Design ifft_top, start of the top module:
module ifft_top 
     (
         input   wire           clk           ,                 
         input   wire           rst           ,                 
		 input   wire           ifft_enable   ,                 
		 input   wire  [15:0]   in_0_real     ,                 
         input   wire  [15:0]   in_1_real     ,                 
         input   wire  [15:0]   in_2_real     ,                 
         input   wire  [15:0]   in_3_real     ,                 
         input   wire  [15:0]   in_4_real     ,                 
         input   wire  [15:0]   in_5_real     ,                 
         input   wire  [15:0]   in_6_real     ,                 
         input   wire  [15:0]   in_7_real     ,                 
         input   wire  [15:0]   in_8_real     ,                 
         input   wire  [15:0]   in_9_real     ,                 
         input   wire  [15:0]   in_10_real    ,                 
         input   wire  [15:0]   in_11_real    ,                 
		 input   wire  [15:0]   in_0_imag     ,                 
         input   wire  [15:0]   in_1_imag     ,                 
         input   wire  [15:0]   in_2_imag     ,                 
         input   wire  [15:0]   in_3_imag     ,                 
         input   wire  [15:0]   in_4_imag     ,                 
         input   wire  [15:0]   in_5_imag     ,                 
         input   wire  [15:0]   in_6_imag     ,                 
         input   wire  [15:0]   in_7_imag     ,                 
         input   wire  [15:0]   in_8_imag     ,                 
         input   wire  [15:0]   in_9_imag     ,                 
         input   wire  [15:0]   in_10_imag    ,                 
         input   wire  [15:0]   in_11_imag    ,                 
		 output  wire  [15:0]   ifft_out_real ,                 
		 output  wire  [15:0]   ifft_out_imag ,                 
		 output  wire           finish                          
     );
Size in the first run: ~7700 cells after synthesis, ~1200 flip-flops, about 81000 um^2 of cells after synthesis.
Settings: LEC_CHECK=0, CAP_MARGIN=20, CELL_PAD_IN_SITES_GLOBAL_PLACEMENT=0, CORE_ASPECT_RATIO=1.12, CORE_MARGIN=2, CORE_UTILIZATION=71, CTS_CLUSTER_SIZE=65, GPL_ROUTABILITY_DRIVEN=1, GPL_TIMING_DRIVEN=1, MAX_ROUTING_LAYER=met4, MIN_ROUTING_LAYER=met1, PLACE_DENSITY_LB_ADDON=0.01, SETUP_SLACK_MARGIN=-0.55, SLEW_MARGIN=15, TNS_END_PERCENT=40; clock period 7.48 ns.
run.sh (not shown) runs the stock make flow with config.mk's settings and CLKGATE_MAP_FILE=.
The baseline produced a layout that fails on negative setup slack.
==> next run, changes <==
- SETUP_SLACK_MARGIN: -0.55 -> 3.99
- clock period: 7.48 -> 13.7 ns (I/O delays scaled with it)
Now the flow completed with no timing, DRC or antenna violations.
Area after synthesis does not change.
Synthesized cell count does not change.
Final cell count went down by a few percent.
Utilization went down by 3.8 points.
==> next run, changes <==
- CORE_UTILIZATION: 71 -> 70
- MAX_ROUTING_LAYER: met4 -> met5
- SETUP_SLACK_MARGIN: 3.99 -> 2.65
- clock period: 13.7 -> 9.01 ns (I/O delays scaled with it)
This time the run finished but failed the layout checks on negative setup slack.
Clock-buffer cell count drops by 12.
Non-clock buffer count is higher by 448.
Design area rises by about 3.2%.
Routed wire length stays flat.
Synthesized area is unchanged.
Sequential power increases by 52%.
Sequential share of layout area shrinks by 1.1 points.
Flip-flop count stays the same.
Cell count increases by 4.6%.
==> next run, changes <==
- SETUP_SLACK_MARGIN: 2.65 -> 2.29
- clock period: 9.01 -> 8.02 ns (I/O delays scaled with it)
=> The new run ran to the end with violations: negative setup slack; synthesized area stays the same; clock-buffer cell count stays the same; die size is unchanged; sequential power went up by 12%; core utilization came out higher by 1.3 points; flip-flop count stays the same; critical path depth decreases by 9; clock power rose by 15%; sequential share of layout area shrinks by 0.50 points.

---

ifft_top again, from the RTL that the note above started with.
Settings: LEC_CHECK=0, ABC_AREA=1, CAP_MARGIN=20, CORE_MARGIN=5, CORE_UTILIZATION=40, CTS_CLUSTER_SIZE=49, GPL_TIMING_DRIVEN=0, HOLD_SLACK_MARGIN=0.04, MIN_ROUTING_LAYER=met1, PLACE_DENSITY_LB_ADDON=0.28, SETUP_SLACK_MARGIN=1.71, SLEW_MARGIN=20, TNS_END_PERCENT=80; clock period 7.79 ns.
The first run finished but failed the layout checks on setup timing.
Then changed:
Settings changed: ABC_AREA 1 to unset, CORE_MARGIN 5 to 2, CORE_UTILIZATION 40 to 9, CTS_CLUSTER_SIZE 49 to unset, GPL_TIMING_DRIVEN 0 to unset, HOLD_SLACK_MARGIN 0.04 to unset, MIN_ROUTING_LAYER met1 to unset, PLACE_DENSITY_LB_ADDON 0.28 to unset, SETUP_SLACK_MARGIN 1.71 to unset, TNS_END_PERCENT 80 to unset.
Clock period 7.79 ns to 16.3 ns, I/O delays scaled along.
With this change the flow finished with timing, DRC and antenna clean.
Synthesized area went down by 2.3%.
Synthesized cell count went down by 12%.
Design area went up by 0.37%.
Die size went up to 4.2 times its value.
Then changed:
Settings changed: CORE_UTILIZATION 9 to 62.
Clock period 16.3 ns to 15.1 ns, I/O delays scaled along.
=> Worst setup slack gets worse by 0.15 ns; power climbs by 8.1%; area after synthesis is unchanged; flip-flop count stays the same; sequential power is higher by about 8%; final cell count went down by about 50%; critical path depth is higher by 4; hold slack improves by 0.083 ns; synthesized cell count is unchanged.
Then changed:
Settings changed: CORE_UTILIZATION 62 to 52, CTS_CLUSTER_DIAMETER set to 398.
Clock period 15.1 ns to 13.0 ns, I/O delays scaled along.
Now the flow finished but fails on setup timing.
Total power goes up by 16%.
Register-to-register slack is worse by 3.7 ns.
Utilization is lower by 7.1 points.
Clock power came out higher by 15%.
Hold slack is worse by 0.070 ns.
Global-route usage fell by 4.3 points.
Clock-buffer cell count increases by 14.
Synthesized cell count is unchanged.
Die area climbs by 19%.
Final area increases by 7.3%.
Worst setup slack loses 0.40 ns.
Then changed:
Settings changed: CORE_UTILIZATION 52 to 44, CTS_CLUSTER_DIAMETER 398 to unset.
Clock period 13.0 ns to 11.7 ns, I/O delays scaled along.
The changed run produced a layout that fails on setup timing.
Synthesized area does not change.
Cell area climbs by about 1.1%.
Power rises by 12%.
Then changed:
Settings changed: CORE_UTILIZATION 44 to 40, SETUP_SLACK_MARGIN set to 1.77.
Clock period 11.7 ns to 13.5 ns, I/O delays scaled along.
Now the flow passed the timing, design-rule and antenna checks. Global-route usage goes down by 3.0 points. Synthesized area stays the same. Total power falls by roughly a tenth. Worst hold slack is about the same. Setup slack gains 1.5 ns.

---

ifft_top again, from the RTL that the note above started with.
export LEC_CHECK = 0
export CAP_MARGIN = 20
export CORE_MARGIN = 2
export CORE_UTILIZATION = 71
export CTS_CLUSTER_DIAMETER = 192
export CTS_CLUSTER_SIZE = 24
export HOLD_SLACK_MARGIN = -0.06
export MAX_ROUTING_LAYER = met4
export SETUP_SLACK_MARGIN = 1.89
export SLEW_MARGIN = 20
create_clock -name core_clock -period 12.9 [get_ports {clk}]
The first run reached the layout checks and failed them: negative setup slack.
Then changed:
Settings changed: CTS_CLUSTER_DIAMETER 192 to unset, CTS_CLUSTER_SIZE 24 to 54, HOLD_SLACK_MARGIN -0.06 to unset, SETUP_SLACK_MARGIN 1.89 to 1.97.
Clock period 12.9 ns to 7.48 ns, I/O delays scaled along.
What happened:
- The new run did not get past 5_1_grt on GRT-0232
- synthesized area does not change
- die area is unchanged
- synthesized cell count stays the same
Then changed:
Settings changed: CORE_UTILIZATION 71 to 40, CTS_CLUSTER_SIZE 54 to unset, MAX_ROUTING_LAYER met4 to unset, SETUP_SLACK_MARGIN 1.97 to unset.
Clock period 7.48 ns to 15.6 ns, I/O delays scaled along.
After rerunning:
- The changed run finished with timing, DRC and antenna clean
- synthesized cell count stays the same
- area after synthesis stays the same
- die size goes up by well over a third
Then changed:
Settings changed: CORE_UTILIZATION 40 to 52, CTS_CLUSTER_SIZE set to 99.
Clock period 15.6 ns to 13.0 ns, I/O delays scaled along.
After rerunning:
- The new run reached the layout checks and failed them: negative setup slack
- power increases by about a fifth
- setup slack degrades by 0.62 ns
- hold slack is worse by 0.037 ns
- synthesized area does not change
- critical path depth rose by 10
- wire length grows by a little under a tenth
- clock power is higher by a quarter to a third
- global-route usage rose by 9.9 points

---

Starting RTL as in the previous note.
==> flow/design.v (excerpt) <==
module ifft_top 
     (
         input   wire           clk           ,                 
         input   wire           rst           ,                 
		 input   wire           ifft_enable   ,                 
		 input   wire  [15:0]   in_0_real     ,                 
         input   wire  [15:0]   in_1_real     ,                 
         input   wire  [15:0]   in_2_real     ,                 
         input   wire  [15:0]   in_3_real     ,                 
         input   wire  [15:0]   in_4_real     ,                 
         input   wire  [15:0]   in_5_real     ,                 
         input   wire  [15:0]   in_6_real     ,                 
         input   wire  [15:0]   in_7_real     ,                 
         input   wire  [15:0]   in_8_real     ,                 
         input   wire  [15:0]   in_9_real     ,                 
         input   wire  [15:0]   in_10_real    ,                 
         input   wire  [15:0]   in_11_real    ,                 
		 input   wire  [15:0]   in_0_imag     ,                 
         input   wire  [15:0]   in_1_imag     ,                 
         input   wire  [15:0]   in_2_imag     ,                 
         input   wire  [15:0]   in_3_imag     ,                 
         input   wire  [15:0]   in_4_imag     ,                 
         input   wire  [15:0]   in_5_imag     ,                 
         input   wire  [15:0]   in_6_imag     ,                 
         input   wire  [15:0]   in_7_imag     ,                 
         input   wire  [15:0]   in_8_imag     ,                 
         input   wire  [15:0]   in_9_imag     ,                 
         input   wire  [15:0]   in_10_imag    ,                 
         input   wire  [15:0]   in_11_imag    ,                 
		 output  wire  [15:0]   ifft_out_real ,                 
  ...
export LEC_CHECK = 0
export CAP_MARGIN = 20
export CORE_MARGIN = 2
export CORE_UTILIZATION = 71
export CTS_CLUSTER_SIZE = 54
export MAX_ROUTING_LAYER = met4
export SETUP_SLACK_MARGIN = -0.21
export SLEW_MARGIN = 20
create_clock -name core_clock -period 10.1 [get_ports {clk}]
The first run never finished: it broke off in 5_1_grt (GRT-0228).
Rerun with:
Settings changed: CORE_UTILIZATION 71 to 40, CTS_CLUSTER_SIZE 54 to default, MAX_ROUTING_LAYER met4 to default, SETUP_SLACK_MARGIN -0.21 to default.
Clock period 10.1 ns to 13.5 ns, I/O delays scaled along.
Result: This time the run finished with timing, DRC and antenna clean; area after synthesis is unchanged; synthesized cell count does not change; die area climbs by 76%.
Rerun with:
Settings changed: CORE_UTILIZATION 40 to 52, TNS_END_PERCENT from default to 10.
Clock period 13.5 ns to 13.3 ns, I/O delays scaled along.
What happened:
- Now the flow finished but fails on negative setup slack
- total power rose by a few percent
- count of clock-buffer cells in the layout goes down by 10
- core utilization went up by 14 points
- register-to-register slack degrades by 0.32 ns
- worst setup slack loses 0.28 ns
- critical path depth climbs by 2
- flip-flop count is unchanged
Rerun with:
Settings changed: CORE_UTILIZATION 52 to 68, TNS_END_PERCENT 10 to default.
Clock period 13.3 ns to 9.08 ns, I/O delays scaled along.
Result:
- The changed run reached the layout checks and failed them: negative setup slack
- wire length rises by 8.6%
- total power went up by 48%
- utilization went up by 23 points
Power and IR drop assume default switching activity.
